==> flow/design.v (excerpt) <==
module JAM (
input CLK,
input RST,
output reg [2:0] W,
output reg [2:0] J,
input [6:0] Cost,
output [3:0] MatchCount,
output [9:0] MinCost,
output Valid );
For scale: about 1600 cells after synthesis, ~30 I/O pins.
export LEC_CHECK = 0
export CAP_MARGIN = 20
export CORE_MARGIN = 2
export CORE_UTILIZATION = 72
export PLACE_DENSITY = 0.64
export SLEW_MARGIN = 20
create_clock -name core_clock -period 4.97 [get_ports {CLK}]
run.sh (not shown) runs the stock make flow with config.mk's settings and CLKGATE_MAP_FILE=.
The baseline ended with an error in global routing with GRT-0116.
Next try:
- ABC_AREA: unset -> 1
- CORE_UTILIZATION: 72 -> 65
- CTS_CLUSTER_SIZE: unset -> 72
- PLACE_DENSITY: 0.64 -> unset
- clock period: 4.97 -> 5.77 ns (I/O delays scaled with it)
With this change the flow passed the timing, DRC and antenna checks.
Synthesized cell count came out higher by roughly a tenth.
Synthesized area came out lower by roughly a tenth.
Die area stays flat.
Next try:
- ABC_AREA: 1 -> unset
- CORE_UTILIZATION: 65 -> 57
- CTS_CLUSTER_SIZE: 72 -> unset
- clock period: 5.77 -> 3.67 ns (I/O delays scaled with it)
Effect:
- The new run completed and failed the layout checks on negative setup slack
- cell area rose by about 40%
- setup slack is worse by 2700 ps
- utilization is higher by 6.4 points
- die size came out higher by about 26%
- total power goes up by 66%
- combinational power came out higher by 110%
- clock skew stays flat
- wire length increases by 39%
- non-clock buffer count climbs by 325
- final cell count rose by 8.3%
- first-iteration DRC count rose by about 17%
Next try:
- CORE_UTILIZATION: 57 -> 18
- clock period: 3.67 -> 9.22 ns (I/O delays scaled with it)
The new run went through all stages and came out clean.
Cell area came out lower by 18%.
Core utilization came out lower by 59 points.
Power decreases by about 60%.
Sequential share of layout area rose by 4.5 points.
Next try:
- CORE_UTILIZATION: 18 -> 49
- clock period: 9.22 -> 3.82 ns (I/O delays scaled with it)
With this change the flow produced a layout that fails on negative setup slack.
Routed wire length went up by 21%.
Global-route usage went up by 24 points.
Clock power went up by 130%.
Die size went down by 63%.
Area after synthesis does not change.
Sequential cell count is unchanged.
Design area went up by 24%.


Setup of JK:
The RTL this note starts from:
==> flow/design.v <==
module JAM (
input CLK,
input RST,
output reg [2:0] W,
output reg [2:0] J,
input [6:0] Cost,
output [3:0] MatchCount,
output [9:0] MinCost,
output Valid );
parameter INIT  = 4'b0000;
parameter COMP  = 4'b0001;
parameter CHAN  = 4'b0010;
parameter FIND  = 4'b0011;
parameter EXCH  = 4'b0100;
parameter REV   = 4'b0101;
parameter GIVE  = 4'b0110;
parameter COUNT = 4'b0111;
parameter VALID = 4'b1000;
reg [3:0] curr_state;
reg [3:0] next_state;
parameter [0:3*128-1] mapTbl = {3'd7, 3'd6, 3'd5, 3'd6, 3'd4, 3'd6, 3'd5, 3'd6, 3'd3, 3'd6, 3'd5, 3'd6, 3'd4, 3'd6, 3'd5, 3'd6,
                            	3'd2, 3'd6, 3'd5, 3'd6, 3'd4, 3'd6, 3'd5, 3'd6, 3'd3, 3'd6, 3'd5, 3'd6, 3'd4, 3'd6, 3'd5, 3'd6,
                            	3'd1, 3'd6, 3'd5, 3'd6, 3'd4, 3'd6, 3'd5, 3'd6, 3'd3, 3'd6, 3'd5, 3'd6, 3'd4, 3'd6, 3'd5, 3'd6,
                	            3'd2, 3'd6, 3'd5, 3'd6, 3'd4, 3'd6, 3'd5, 3'd6, 3'd3, 3'd6, 3'd5, 3'd6, 3'd4, 3'd6, 3'd5, 3'd6,
                		  	    3'd0, 3'd6, 3'd5, 3'd6, 3'd4, 3'd6, 3'd5, 3'd6, 3'd3, 3'd6, 3'd5, 3'd6, 3'd4, 3'd6, 3'd5, 3'd6,
                			    3'd2, 3'd6, 3'd5, 3'd6, 3'd4, 3'd6, 3'd5, 3'd6, 3'd3, 3'd6, 3'd5, 3'd6, 3'd4, 3'd6, 3'd5, 3'd6,
                			    3'd1, 3'd6, 3'd5, 3'd6, 3'd4, 3'd6, 3'd5, 3'd6, 3'd3, 3'd6, 3'd5, 3'd6, 3'd4, 3'd6, 3'd5, 3'd6,
                				3'd2, 3'd6, 3'd5, 3'd6, 3'd4, 3'd6, 3'd5, 3'd6, 3'd3, 3'd6, 3'd5, 3'd6, 3'd4, 3'd6, 3'd5, 3'd6};
reg [0:6] compare;
reg [3:0] permutation [0:7];
reg [3:0] permutation_rot [0:7];
reg [3:0] permutation_ex [0:7];
reg [1:0] FIND_count;
wire [2:0] rot;
wire done;
reg [3:0] matchcount;
reg [9:0] mincost;
always@(posedge CLK) begin
	if(RST) curr_state <= INIT;
	else    curr_state <= next_state; 
end 
always@(*)begin
	case (curr_state)
	INIT  : next_state = COMP;
	COMP  : next_state = CHAN;  
	CHAN  : next_state = FIND;  
	FIND  : if(FIND_count==2) next_state = EXCH;  
	        else next_state = FIND;
	EXCH  : next_state = REV;  
	REV   : next_state = GIVE;  
	GIVE  : next_state = COUNT;
	COUNT : if(done) next_state = VALID;
			else next_state = COMP;
	VALID : next_state =  INIT;
	default : next_state = INIT;
	endcase
end
reg [3:0] count;
reg [9:0] cost;
reg start;
always@(posedge CLK) begin
	if(RST) start <= 0;
	else if(~RST) start <= 1;
	else start <= start;
end 
always@(posedge CLK) begin
	if(RST) begin
		W <= 0;
		J <= 0;
		count <= 1;
	end
	else begin
		W <= count >= 8 ? 0 : count;
		J <= permutation[count >= 8 ? 0 : count];
		if(count == 10) begin
			count <= 2;
			W <= 1;
			J <= permutation[1];
		end
		else begin
			count <= count + 1;
		end
	end
end
always@(posedge CLK) begin
	if(curr_state==INIT) begin
		mincost <= 10'd1023;
		matchcount <= 0;
		cost <= 0;
	end
	else if(start)begin
		cost <= cost + Cost;
		if(count == 10) begin
			if(cost < mincost)begin
				mincost <= cost;
				matchcount <= 1;
			end
			else if(cost == mincost)begin
				matchcount <= matchcount + 1;
			end
			cost <= 0;
		end
	end
end
assign MatchCount = matchcount;
assign MinCost = mincost;
always@(posedge CLK)begin
	if(curr_state == COMP) begin
		compare[6] <= permutation[6] < permutation[7];
		compare[5] <= permutation[5] < permutation[6];
		compare[4] <= permutation[4] < permutation[5];
		compare[3] <= permutation[3] < permutation[4];
		compare[2] <= permutation[2] < permutation[3];
		compare[1] <= permutation[1] < permutation[2];
		compare[0] <= permutation[0] < permutation[1];
	end
end
assign rot = mapTbl[compare*3+:3];
always @(posedge CLK) begin
	if(curr_state == CHAN) begin
  		permutation_rot[0] <= 0<=rot || (0>rot && permutation[0]<permutation[rot]) ? 8 : permutation[0];
  		permutation_rot[1] <= 1<=rot || (1>rot && permutation[1]<permutation[rot]) ? 8 : permutation[1];
  		permutation_rot[2] <= 2<=rot || (2>rot && permutation[2]<permutation[rot]) ? 8 : permutation[2];
  		permutation_rot[3] <= 3<=rot || (3>rot && permutation[3]<permutation[rot]) ? 8 : permutation[3];
  		permutation_rot[4] <= 4<=rot || (4>rot && permutation[4]<permutation[rot]) ? 8 : permutation[4];
  		permutation_rot[5] <= 5<=rot || (5>rot && permutation[5]<permutation[rot]) ? 8 : permutation[5];
  		permutation_rot[6] <= 6<=rot || (6>rot && permutation[6]<permutation[rot]) ? 8 : permutation[6];
  		permutation_rot[7] <= 7<=rot || (7>rot && permutation[7]<permutation[rot]) ? 8 : permutation[7];
  	end
end
reg [2:0] minIdx1;
reg [2:0] minIdx2;
reg [2:0] minIdx3;
reg [2:0] minIdx4;
reg [2:0] minIdx11;
reg [2:0] minIdx22;
reg [2:0] minIdx;
always@(posedge CLK)begin
	if(curr_state==INIT) begin
		FIND_count <= 0;
	end
	if(curr_state==FIND && FIND_count==0)begin
		minIdx4 <= permutation_rot[7] > permutation_rot[6] ? 6 : 7;
		minIdx3 <= permutation_rot[5] > permutation_rot[4] ? 4 : 5;
		minIdx2 <= permutation_rot[3] > permutation_rot[2] ? 2 : 3;
		minIdx1 <= permutation_rot[1] > permutation_rot[0] ? 0 : 1;
		FIND_count <= 1;
	end
	else if(curr_state==FIND && FIND_count==1)begin
		minIdx22 <= permutation_rot[minIdx4] > permutation_rot[minIdx3] ? minIdx3 : minIdx4;
		minIdx11 <= permutation_rot[minIdx2] > permutation_rot[minIdx1] ? minIdx1 : minIdx2;
		FIND_count <= 2;
	end
	else if(curr_state==FIND && FIND_count==2)begin
		minIdx <= permutation_rot[minIdx22] > permutation_rot[minIdx11] ? minIdx11 : minIdx22;
		FIND_count <= 0;
	end
	else begin
		FIND_count <= 0;
	end
end
always@(posedge CLK) begin
	if(curr_state==COMP) begin
		permutation_ex[0] <= permutation[0];
		permutation_ex[1] <= permutation[1];
		permutation_ex[2] <= permutation[2];
		permutation_ex[3] <= permutation[3];
		permutation_ex[4] <= permutation[4];
		permutation_ex[5] <= permutation[5];
		permutation_ex[6] <= permutation[6];
		permutation_ex[7] <= permutation[7];
	end
	else if(curr_state==EXCH) begin
		permutation_ex[rot] <= permutation[minIdx];
		permutation_ex[minIdx] <= permutation[rot];
	end
	else if(curr_state == REV)begin
		if(0>rot)
			permutation_ex[0] <= permutation_ex[7-(0-rot-1)];
		if(1>rot)
			permutation_ex[1] <= permutation_ex[7-(1-rot-1)];
		if(2>rot)
			permutation_ex[2] <= permutation_ex[7-(2-rot-1)];
		if(3>rot)
			permutation_ex[3] <= permutation_ex[7-(3-rot-1)];
		if(4>rot)
			permutation_ex[4] <= permutation_ex[7-(4-rot-1)];
		if(5>rot)
			permutation_ex[5] <= permutation_ex[7-(5-rot-1)];
		if(6>rot)
			permutation_ex[6] <= permutation_ex[7-(6-rot-1)];
		if(7>rot)
			permutation_ex[7] <= permutation_ex[7-(7-rot-1)];
	end
end
always@(posedge CLK)begin
	if(curr_state == INIT) begin
		permutation[0] <= 0;
		permutation[1] <= 1;
		permutation[2] <= 2;
		permutation[3] <= 3;
		permutation[4] <= 4;
		permutation[5] <= 5;
		permutation[6] <= 6;
		permutation[7] <= 7;
	end
	else if(curr_state == GIVE) begin
		permutation[0] <= permutation_ex[0];
		permutation[1] <= permutation_ex[1];
		permutation[2] <= permutation_ex[2];
		permutation[3] <= permutation_ex[3];
		permutation[4] <= permutation_ex[4];
		permutation[5] <= permutation_ex[5];
		permutation[6] <= permutation_ex[6];
		permutation[7] <= permutation_ex[7];
	end
end
assign done = compare==0;
assign Valid = (curr_state == VALID);
endmodule
export LEC_CHECK = 0
export CAP_MARGIN = 20
export CORE_MARGIN = 2
export CORE_UTILIZATION = 23
export SLEW_MARGIN = 20
create_clock -name core_clock -period 6.2 [get_ports {CLK}]
JK: PASS, flow complete, no timing, DRC or antenna violations
Here is what was changed in the inputs of MS compared with JK.
# JK
export LEC_CHECK = 0
export CAP_MARGIN = 20
export CORE_MARGIN = 2
export CORE_UTILIZATION = 23
export SLEW_MARGIN = 20
create_clock -name core_clock -period 6.2 [get_ports {CLK}]
# MS
export LEC_CHECK = 0
export ABC_AREA = 1
export CAP_MARGIN = 20
export CELL_PAD_IN_SITES_GLOBAL_PLACEMENT = 2
export CORE_MARGIN = 2
export CORE_UTILIZATION = 40
export CTS_CLUSTER_DIAMETER = 188
export GPL_ROUTABILITY_DRIVEN = 0
export MAX_ROUTING_LAYER = met4
export MIN_ROUTING_LAYER = met2
export SETUP_SLACK_MARGIN = 1.47
export SLEW_MARGIN = 0
create_clock -name core_clock -period 6.2 [get_ports {CLK}]
[summary]
MS | ERROR | global routing (5_1_grt)
Diff JK -> MS: post-synth design cell area -9.7%, area fraction in and, or, nand and nor cells after synthesis increased 5.9 points, standard cell core area shrank by 49%.
Compared with JK, number of distinct standard cells referenced by the synthesized netlist in MS decreased by more than a quarter.
As far as H-tree depth reported by CTS goes, JK and MS are indistinguishable; the numbers are identical.
As of MS, post-synth net total had risen by more than 10% compared to JK.
From JK to MS the numbers moved as follows: yosys-reported design area after synthesis now sits lower, chip height now sits lower, die size now sits lower, post-synthesis share of cell area spent on full adders, half adders and majority gates now sits higher.
Power and IR drop assume default switching activity.
